// fir
module fir(
	input			clk_100k,
	input			rst_n,
	input 	signed [8:0]	samp_in,
	output 	signed [8:0]	fir_out	
);
wire	signed [15:0]	b[0:20];
reg	signed [8:0]	samp[0:20]; 
wire signed [24:0]	mult[0:20];
wire signed [33:0]	sum;
assign b[0] = 16'h0312;
assign b[1] = 16'h03F8;
assign b[2] = 16'h0694;
assign b[3] = 16'h0AAD;
assign b[4] = 16'h0FE6;
assign b[5] = 16'h15BC;
assign b[6] = 16'h1B9F;
assign b[7] = 16'h20F9;
assign b[8] = 16'h2539;
assign b[9] = 16'h27F6;
assign b[10] = 16'h28E9;
assign b[11] = 16'h27F6;
assign b[12] = 16'h2539;
assign b[13] = 16'h20F9;
assign b[14] = 16'h1B9F;
assign b[15] = 16'h15BC;
assign b[16] = 16'h0FE6;
assign b[17] = 16'h0AAD;
assign b[18] = 16'h0694;
assign b[19] = 16'h03F8;
assign b[20] = 16'h0312;
integer i;
always @(posedge clk_100k or negedge rst_n) begin
	if(!rst_n) begin
		for(i=20;i>=0;i=i-1)begin
			samp[i] <= 0;
		end
	end
	else begin  
		for(i=20;i>0;i=i-1)begin
			samp[i] <= samp[i-1];
		end
		samp[0] <= samp_in;
	end
end
genvar j;
for(j=0;j<=20;j=j+1)begin
	assign mult[j] = $signed(samp[j])*$signed(b[j]);
end
assign sum = mult[0]+mult[1]+mult[2]+mult[3]+mult[4]+mult[5]+mult[6]+mult[7]+mult[8]+mult[9]+mult[10]+mult[11]+mult[12]+mult[13]+mult[14]+mult[15]+mult[16]+mult[17]+mult[18]+mult[19]+mult[20];
assign fir_out = sum[24:16];
endmodule
Size: about 5400 cells after synthesis, roughly 190 flip-flops, about 20 I/O pins, ~55000 µm² of cells after synthesis.
==> flow/config.mk <==
export PLATFORM = sky130hd
export DESIGN_NAME = fir
export DESIGN_NICKNAME = fir
export VERILOG_FILES = /design/flow/design.v
export SDC_FILE = /design/flow/constraint.sdc
export NUM_CORES = 4
export LEC_CHECK = 0
export ABC_AREA = 1
export CAP_MARGIN = 20
export CELL_PAD_IN_SITES_GLOBAL_PLACEMENT = 0
export CORE_ASPECT_RATIO = 0.83
export CORE_MARGIN = 2
export CORE_UTILIZATION = 72
export CTS_CLUSTER_DIAMETER = 217
export CTS_CLUSTER_SIZE = 14
export GPL_ROUTABILITY_DRIVEN = 1
export MAX_ROUTING_LAYER = met4
export MIN_ROUTING_LAYER = met1
export PLACE_DENSITY_LB_ADDON = 0.21
export SETUP_SLACK_MARGIN = -0.46
export SLEW_MARGIN = 20
==> flow/constraint.sdc <==
create_clock -name core_clock -period 9.17 [get_ports {clk_100k}]
set_input_delay 1.8340 -clock core_clock [delete_from_list [all_inputs] [get_ports {clk_100k}]]
set_output_delay 1.8340 -clock core_clock [all_outputs]
set_load 0.01 [all_outputs]
run.sh (not shown) runs the stock make flow with config.mk's settings and CLKGATE_MAP_FILE=.
The starting point completed, yet does not pass: negative setup slack.
==> next run, changes <==
- CELL_PAD_IN_SITES_GLOBAL_PLACEMENT: 0 -> not set
- CORE_ASPECT_RATIO: 0.83 -> not set
- CTS_CLUSTER_DIAMETER: 217 -> not set
- CTS_CLUSTER_SIZE: 14 -> not set
- GPL_ROUTABILITY_DRIVEN: 1 -> not set
- MIN_ROUTING_LAYER: met1 -> not set
- PLACE_DENSITY_LB_ADDON: 0.21 -> not set
- SETUP_SLACK_MARGIN: -0.46 -> 0.4
- clock period: 9.17 -> 4.56 ns (I/O delays scaled with it)
=> The new run completed and failed the layout checks on negative setup slack; final area barely changes; wire length grows by 16%; cell count hardly moves; global-route usage increases by 2.9 points; sequential share of layout area hardly moves; area after synthesis is unchanged; first-iteration DRC count rose by 39%; worst hold slack degrades by 0.14 ns; setup slack is worse by 4.6 ns; core utilization hardly moves.
==> next run, changes <==
- CTS_CLUSTER_DIAMETER: not set -> 178
- CTS_CLUSTER_SIZE: not set -> 98
- MAX_ROUTING_LAYER: met4 -> not set
- SETUP_SLACK_MARGIN: 0.4 -> not set
- TNS_END_PERCENT: not set -> 5
- clock period: 4.56 -> 9.16 ns (I/O delays scaled with it)
=> The new run finished but fails on negative setup slack. Via count drops by roughly a tenth. Wire length drops by about a fifth. Global-route usage falls by 7.3 points. Setup slack improved by 4.6 ns. First-iteration DRC count fell by well over a third.
